== run A ==
// Top_FFT
module Top_FFT #(
    parameter   INTEGER_SIZE = 4,
                FRACT_SIZE = 14,
                NFFT = 64
) (
    input       wire                                             clk, rst,
    input       wire                                             start_FFT,
    input       wire    signed  [INTEGER_SIZE+FRACT_SIZE-1:0]    serial_in_r, serial_in_i,
    output      wire    signed  [INTEGER_SIZE+FRACT_SIZE-1:0]    serial_out_r, serial_out_i,
    output      wire                                             end_FFT, data_valid_FFT
);
localparam DATA_WIDTH = INTEGER_SIZE+FRACT_SIZE ;
wire    [$clog2(NFFT)-1:0]        start_stages;
wire    [DATA_WIDTH-1:0]        stage2_in_r, stage2_in_i;
wire    [DATA_WIDTH-1:0]        stage3_in_r, stage3_in_i;
wire    [DATA_WIDTH-1:0]        stage4_in_r, stage4_in_i;
wire    [DATA_WIDTH-1:0]        stage5_in_r, stage5_in_i;
wire    [DATA_WIDTH-1:0]        stage6_in_r, stage6_in_i;
wire    [DATA_WIDTH-1:0]        stage7_in_r, stage7_in_i;
FFT_1st_stage #(.INTEGER_SIZE(INTEGER_SIZE), .FRACT_SIZE(FRACT_SIZE), .STAGE_NO(1), .NFFT(NFFT)) ST1 (
    .clk(clk),
    .rst(rst),
    .start_conv(start_stages[0]),
    .serial_in_r(serial_in_r),
    .serial_in_i(serial_in_i),
    .serial_out_r(stage2_in_r),
    .serial_out_i(stage2_in_i)
);
FFT_2nd_stage #(.INTEGER_SIZE(INTEGER_SIZE), .FRACT_SIZE(FRACT_SIZE), .STAGE_NO(2), .NFFT(NFFT)) ST2 (
    .clk(clk),
    .rst(rst),
    .start_conv(start_stages[1]),
    .serial_in_r(stage2_in_r),
    .serial_in_i(stage2_in_i),
    .serial_out_r(stage3_in_r),
    .serial_out_i(stage3_in_i)
);
FFT_3rd_stage #(.INTEGER_SIZE(INTEGER_SIZE), .FRACT_SIZE(FRACT_SIZE), .STAGE_NO(3), .NFFT(NFFT)) ST3 (
    .clk(clk),
    .rst(rst),
    .start_conv(start_stages[2]),
    .serial_in_r(stage3_in_r),
    .serial_in_i(stage3_in_i),
    .serial_out_r(stage4_in_r),
    .serial_out_i(stage4_in_i)
);
FFT_4th_stage #(.INTEGER_SIZE(INTEGER_SIZE), .FRACT_SIZE(FRACT_SIZE), .STAGE_NO(4), .NFFT(NFFT)) ST4 (
    .clk(clk),
    .rst(rst),
    .start_conv(start_stages[3]),
    .serial_in_r(stage4_in_r),
    .serial_in_i(stage4_in_i),
    .serial_out_r(stage5_in_r),
    .serial_out_i(stage5_in_i)
);
  ...
clock: 18.0 ns
lec_check: 0
cap_margin: 20
cell_pad_in_sites_detail_placement: 1
cell_pad_in_sites_global_placement: 1
core_margin: 2
core_utilization: 44
cts_cluster_size: 96
gpl_timing_driven: 1
hold_slack_margin: 0.22
place_density_lb_addon: 0.17
slew_margin: 40
run.sh (not shown) runs the stock make flow with config.mk's settings and CLKGATE_MAP_FILE=.
No stage failed in run A, and the final checks on the layout all came back clean.
The inputs of run B differ from those of run A as listed below.
==> flow/config.mk <==
export PLATFORM = sky130hd
export DESIGN_NAME = Top_FFT
export DESIGN_NICKNAME = Top_FFT
export VERILOG_FILES = /design/flow/design.v
export SDC_FILE = /design/flow/constraint.sdc
export NUM_CORES = 4
export LEC_CHECK = 0
export CAP_MARGIN = 20
export CORE_MARGIN = 2
export CORE_UTILIZATION = 71
export CTS_CLUSTER_SIZE = 32
export PLACE_DENSITY = 0.6
export SLEW_MARGIN = 20
==> flow/constraint.sdc <==
create_clock -name core_clock -period 6.52 [get_ports {clk}]
set_input_delay 1.3040 -clock core_clock [delete_from_list [all_inputs] [get_ports {clk}]]
set_output_delay 1.3040 -clock core_clock [all_outputs]
set_load 0.01 [all_outputs]
Notes after the runs:
Status: run B FAILED at 3_5_place_dp (tool error)
Number of enable flip-flop cells: run A vs run B identical
Re synthesized area divided by synthesized cell count: no difference whatsoever between run B and run A.
Re post-synthesis cell area: no difference whatsoever between run B and run A.
Compared with run A, run B shows a lower row count.
The flip-flop and latch count after synthesis was comparable across run B and run A.
Relative to run A, the routability-driven placement congestion ratio measured on run B has increased by more than 10%.
Core area (lower): run B
Run B vs run A — die area dropped by more than a quarter
As far as proportion of register bits with asynchronous set or reset after synthesis goes, run A and run B are indistinguishable; the numbers are identical.
Relative to run B, the following input files were edited for run C:
-- flow/config.mk --
<<< run B, line 8
export CAP_MARGIN = 20
export CORE_MARGIN = 2
export CORE_UTILIZATION = 71
export CTS_CLUSTER_SIZE = 32
export PLACE_DENSITY = 0.6
export SLEW_MARGIN = 20
>>> run C, line 8
export CAP_MARGIN = 20
export CORE_MARGIN = 2
export CORE_UTILIZATION = 72
export PLACE_DENSITY = 0.6
export SLEW_MARGIN = 20
export TNS_END_PERCENT = 5
==> flow/constraint.sdc <==
create_clock -name core_clock -period 8.03 [get_ports {clk}]
set_input_delay 1.6060 -clock core_clock [delete_from_list [all_inputs] [get_ports {clk}]]
set_output_delay 1.6060 -clock core_clock [all_outputs]
set_load 0.01 [all_outputs]
==> results <==
Run C and run B: no clean run. Run C did not run to completion, as it errored out during 5_1_grt. Run C vs. run B: height of the die dropped about 0.7%, die outline width dropped 0.69%, number of core rows dropped 1. Area after synthesis: run C vs run B — no meaningful difference. As far as share of flip-flops with an asynchronous set or reset after synthesis is concerned, run B and run C perform about the same.
Inputs modified between run C and run D:
-- flow/config.mk --
<<< run C, line 8
export CAP_MARGIN = 20
export CORE_MARGIN = 2
export CORE_UTILIZATION = 72
export PLACE_DENSITY = 0.6
export SLEW_MARGIN = 20
export TNS_END_PERCENT = 5
>>> run D, line 8
export CAP_MARGIN = 20
export CORE_MARGIN = 2
export CORE_UTILIZATION = 61
export PLACE_DENSITY = 0.6
export SLEW_MARGIN = 20
==> flow/constraint.sdc <==
create_clock -name core_clock -period 6.92 [get_ports {clk}]
set_input_delay 1.3840 -clock core_clock [delete_from_list [all_inputs] [get_ports {clk}]]
set_output_delay 1.3840 -clock core_clock [all_outputs]
set_load 0.01 [all_outputs]
Findings:
Looking at total core area, run D sits 51000 um2 above run C.
Higher last weighted congestion value of the routability-driven placer among run C and run D: run C
Re sequential element share of the synthesized area: no difference whatsoever between run C and run D.
Cell area after placement of run D exceeds that of run C by a few percent.
The flow ran to completion for all of run C and run D but run C, which stopped partway.
Simple-gate share of the synthesized area: run C vs run D identical
Edits applied to the flow inputs when going from run D to run E:
-- flow/config.mk --
<<< run D, line 8
export CAP_MARGIN = 20
export CORE_MARGIN = 2
export CORE_UTILIZATION = 61
export PLACE_DENSITY = 0.6
export SLEW_MARGIN = 20
>>> run E, line 8
export CAP_MARGIN = 20
export CORE_MARGIN = 2
export CORE_UTILIZATION = 70
export PLACE_DENSITY = 0.6
export SLEW_MARGIN = 20
==> flow/constraint.sdc <==
create_clock -name core_clock -period 8.97 [get_ports {clk}]
set_input_delay 1.7940 -clock core_clock [delete_from_list [all_inputs] [get_ports {clk}]]
set_output_delay 1.7940 -clock core_clock [all_outputs]
set_load 0.01 [all_outputs]
==> results <==
Run E: done, clean on timing, DRC and antenna. Sequential cell count: run E vs run D, no meaningful difference. Proportion of cell area occupied by multi-input gates ends up higher on run E. Cmp run E vs run D: met1 wire length lower in run E.
For run F, these inputs were changed with respect to run E:
-- flow/config.mk --
<<< run E, line 9
export CORE_MARGIN = 2
export CORE_UTILIZATION = 70
export PLACE_DENSITY = 0.6
export SLEW_MARGIN = 20
>>> run F, line 9
export CORE_MARGIN = 2
export CORE_UTILIZATION = 70
export CTS_CLUSTER_SIZE = 35
export PLACE_DENSITY = 0.62
export SLEW_MARGIN = 20
==> flow/constraint.sdc <==
create_clock -name core_clock -period 8.09 [get_ports {clk}]
set_input_delay 1.6180 -clock core_clock [delete_from_list [all_inputs] [get_ports {clk}]]
set_output_delay 1.6180 -clock core_clock [all_outputs]
set_load 0.01 [all_outputs]
==> results <==
Cell area | run F vs run E | run F larger. Delta (run F minus run E): maximum frequency from static timing analysis higher, post-synthesis to final-layout area growth higher. Run F vs run E: final weighted congestion in routability-driven placement up slightly. Combinational gate area: run F > run E. Re number of flops mapped to enable cells by yosys: no difference whatsoever between run E and run F. Changes observed in run F relative to run E: overall global routing resource usage rose 1.1 points; part of the cycle the worst path needs grew by 3.7 points; worst slew margin relative to its limit rose 2.0 points; number of tap cells added at floorplan flat. Run F: all stages done; final checks FAILED (setup timing).

---

== run 1 ==
Top_FFT again, from the RTL that the note above started with.
clock: 9.71 ns
lec_check: 0
cap_margin: 20
core_margin: 2
core_utilization: 72
cts_cluster_size: 10
place_density: 0.6
setup_slack_margin: 2.09
slew_margin: 20
tns_end_percent: 5
Here is what was changed in the inputs of run 2 compared with run 1.
-- flow/config.mk --
<<< run 1, line 10
export CORE_UTILIZATION = 72
export CTS_CLUSTER_SIZE = 10
>>> run 2, line 10
export CORE_UTILIZATION = 64
<<< run 1, line 13
export SETUP_SLACK_MARGIN = 2.09
>>> run 2, line 12
<<< run 1, line 15
export TNS_END_PERCENT = 5
>>> run 2, line 13
==> flow/constraint.sdc <==
create_clock -name core_clock -period 12.6 [get_ports {clk}]
set_input_delay 2.5200 -clock core_clock [delete_from_list [all_inputs] [get_ports {clk}]]
set_output_delay 2.5200 -clock core_clock [all_outputs]
set_load 0.01 [all_outputs]
[summary]
NOTE number of antenna violations at the first check in global routing run 1->run 2 decreased by more than half. Run 2 against run 1: clock period minus final worst setup slack shows an increase of 1.89 ns, final design instance area without fill saw a decrease. The core of run 2 is less densely filled than that of run 1. Run 2 vs. run 1: final worst-path setup slack climbed 1.00 ns; number of endpoints failing setup at the final stage roughly the same. Going from run 1 to run 2, area after synthesis saw little to no change; total antenna diodes in the routed design saw a decrease.
### run 2 -> run 3
-- flow/config.mk --
<<< run 2, line 10
export CORE_UTILIZATION = 64
>>> run 3, line 10
export CORE_UTILIZATION = 16
==> flow/constraint.sdc <==
create_clock -name core_clock -period 12.5 [get_ports {clk}]
set_input_delay 2.5000 -clock core_clock [delete_from_list [all_inputs] [get_ports {clk}]]
set_output_delay 2.5000 -clock core_clock [all_outputs]
set_load 0.01 [all_outputs]
==> comparison <==
- Lower non-clock buffer count goes to run 3 over run 2.
- Run 3 vs run 2: worst IR drop on VDD down by more than 10%
- Going from run 2 to run 3, total number of vias moved down, final net count down 0.31%.
- When run 3 is measured against run 2, its hold slack turns out 0.021 ns lower.
> inputs changed (run 3 -> run 4)
-- flow/config.mk --
<<< run 3, line 10
export CORE_UTILIZATION = 16
>>> run 4, line 10
export CORE_UTILIZATION = 65
export CTS_CLUSTER_DIAMETER = 35
==> flow/constraint.sdc <==
create_clock -name core_clock -period 6.16 [get_ports {clk}]
set_input_delay 1.2320 -clock core_clock [delete_from_list [all_inputs] [get_ports {clk}]]
set_output_delay 1.2320 -clock core_clock [all_outputs]
set_load 0.01 [all_outputs]
### Flow results
The lower count of instances resized after the clock tree is built of run 3 and run 4 is in run 3.
Synthesis-to-layout area growth is lower on run 3
Taking run 3 as the reference point, the global-route usage of run 4 rises by 27 points.
Although it ran to completion, run 4 produced a layout that fails the final checks because of negative setup slack.
As far as chip area from the yosys synthesis statistics goes, run 4 and run 3 are indistinguishable; the numbers are identical.
Number of cells on the critical path: higher on run 4
Run 3 vs run 4, termination of the worst setup path: ST3.MUL1.D3.out_data[31] vs ST3.MUL1.D3.out_data[30]
Diff run 3 -> run 4 | number of placed instances with taps included | down by more than a quarter
Run 3 → run 4: fraction of met1 tracks used by global routing went up by 36 points, total wire length after detailed routing went up by about 20%, setup slack went down by 3.83 ns, power went up by 29000 uW.
Modified inputs, run 5 compared to run 4
-- flow/config.mk --
<<< run 4, line 10
export CORE_UTILIZATION = 65
export CTS_CLUSTER_DIAMETER = 35
>>> run 5, line 10
export CORE_UTILIZATION = 40
==> flow/constraint.sdc <==
create_clock -name core_clock -period 13.3 [get_ports {clk}]
set_input_delay 2.6600 -clock core_clock [delete_from_list [all_inputs] [get_ports {clk}]]
set_output_delay 2.6600 -clock core_clock [all_outputs]
set_load 0.01 [all_outputs]
--- outcome ---
Status | run 4 and run 5 | clean except run 4
For run 4, the master of the slowest instance on the critical path was sky130_fd_sc_hd__fa_1, unlike run 5, where it was sky130_fd_sc_hd__dfrtp_1.
Run 5: layout-stage area growth over the synthesis result is 7.9 points lower than what run 4 reported.
Run 5 vs. run 4: simple-gate share of the synthesized area flat, core utilization dropped 33 points, worst hold slack moved up, instance area at placement down 4.4%, post-route fraction of the period consumed by the critical path lost 49 points.
Compared with run 4, in run 5 upper clock frequency limit down 32 MHz, sequential share of layout area up 2.5 points, proportion of cell area spent on the clock network down 0.93 points, wire length down 15%.
Count of non-CTS buffers in the layout, run 4 and run 5, lower one = run 5.

---

== build 1 ==
Starting RTL as in the previous note.
export LEC_CHECK = 0
export CAP_MARGIN = 5
export CORE_MARGIN = 2
export CORE_UTILIZATION = 61
export CTS_CLUSTER_DIAMETER = 72
export CTS_CLUSTER_SIZE = 33
export GPL_ROUTABILITY_DRIVEN = 1
export PLACE_DENSITY = 0.62
export SETUP_SLACK_MARGIN = -0.31
export SLEW_MARGIN = 20
export TNS_END_PERCENT = 75
create_clock -name core_clock -period 5.97 [get_ports {clk}]
Finished, but not clean: build 1, with negative setup slack.
Setup changes, build 1 to build 27
- GPL_ROUTABILITY_DRIVEN: 1 -> unset
- CTS_CLUSTER_SIZE: 33 -> 46
- CORE_UTILIZATION: 61 -> 72
- SETUP_SLACK_MARGIN: -0.31 -> unset
- CAP_MARGIN: 5 -> 20
- TNS_END_PERCENT: 75 -> unset
- CTS_CLUSTER_DIAMETER: 72 -> unset
- the clock period (ns, I/O delays scaled along): 5.97 -> 8.09
## What came out
3_5_place_dp: build 27 exited with error. Build 27 ends up with a die height that is 46 um lower than in build 1. Diff build 1 -> build 27 | weighted congestion at the end of routability-driven global placement | increase of about 2.3%. Delta (build 27 minus build 1): share of cell area taken by muxes after synthesis barely changed, initial standard-cell utilization of the core climbed 11 points, post-synthesis cell area barely changed. Build 1 -> build 27: chip area line of the yosys report delta 0, exact match. As far as proportion of synthesized chip area in sequential cells goes, build 27 and build 1 are indistinguishable; the numbers are identical. Per the comparison of build 27 with build 1, die size fell by 0.052 mm^2, area of the placeable core fell about 15%, number of rows in the core area went down 17.
Here is what was changed in the inputs of build 30 compared with build 27.
- swapping 0.62 for 0.4 in PLACE_DENSITY
- clearing CTS_CLUSTER_SIZE, which used to be 46
- swapping 8.09 for 6.18 in the clock period (ns, I/O delays scaled along)
==> results <==
Tool error GRT-0232 stopped build 30 during 5_1_grt; no final results.
Diff build 30..build 27 | number of top-level pins | unchanged
Going from build 27 to build 30, number of flops mapped to enable cells by yosys barely changed; share of cell area taken by muxes after synthesis barely changed; number of cell instances after yosys synthesis barely changed.
From build 27 to build 30, fraction of the yosys area taken by sequential cells did not move at all.
Build 27 -> build 30: fraction of synthesis flops using an asynchronous set or reset pin delta 0, exact match
Re synthesized cell count: no difference whatsoever between build 27 and build 30.
Summary of build 30 over build 27: global placer's final weighted congestion about even; area of the die about even.
Setup changes, build 30 to build 51
- CORE_UTILIZATION changed from 72 to 40
- PLACE_DENSITY changed from 0.4 to 0.6
- the clock period (ns, I/O delays scaled along) changed from 6.18 to 10.7
==> results <==
As far as post-synthesis cell area goes, build 30 and build 51 are indistinguishable; the numbers are identical. Diff build 30..build 51 | synthesized cell count | unchanged. From build 30 to build 51, compound-cell area share of the yosys netlist did not move at all. Taking build 30 as the reference, in build 51 number of placed instances, taps included up 6.7%, die span in x up about 34%, async set-reset flop share out of synthesis flat, height of the chip up about 34%, number of buffer cells added on primary ports flat. Looking at total setup buffers inserted after CTS, build 51 sits 43 below build 30. Measured against build 51, the die size of build 30 comes out at 0.56 times the reference value. Build 51: flow completed, timing, DRC and antenna clean.
## Diff of input files: build 44 against build 51
- swapping 40 for 28 in CORE_UTILIZATION
- swapping 10.7 for 19.1 in the clock period (ns, I/O delays scaled along)
==> results <==
Build 44: done, clean on timing, DRC and antenna
Build 44 ended with less non-clock buffer total of the final layout than build 51.
Build 44 against build 51: routed wire length flat, setup slack up 7530 ps, total inserted antenna cells up 1.
On die width: build 44 sits above build 51.
Build 44 vs build 51: total chip power down in build 44
Diff build 51..build 44 | combined area of all synthesized cells | unchanged
Looking at share of the cycle needed by the critical path after routing, build 44 sits below build 51.
When build 44 is measured against build 51, its worst hold slack after final layout turns out 3.4 ps higher.
Input changes introduced in build 91 (baseline for comparison: build 44):
- putting SETUP_SLACK_MARGIN at 1.93 where nothing was set
- swapping 28 for 63 in CORE_UTILIZATION
- swapping 19.1 for 7.82 in the clock period (ns, I/O delays scaled along)
## What came out
Changes observed in build 91 relative to build 44: reported leakage power rose by 4.1%; maximum resistive drop on vdd rose by 230%; critical path depth rose by about 16%; highest clock frequency the design can meet rose by 0.028 GHz.
Build 91 — clock group share of total power 1.2 points higher, build 44 as reference
Compared with build 44, cell area after layout in build 91 increased slightly.
[build 91] via count of the first global-routing pass rose 3374 relative to build 44
Synthesis-to-layout area growth ends up lower on build 44.
Final worst setup slack: build 91 < build 44
Build 91: flow complete, layout not clean; failing: negative setup slack
Note that the non-clock buffer count recorded for build 91 amounts to 3.8 times the value seen in build 44.
Looking at switching portion of total power, build 91 sits 0.29 points above build 44.
Power figures rest on the tool's default switching activity, not on a simulated workload.
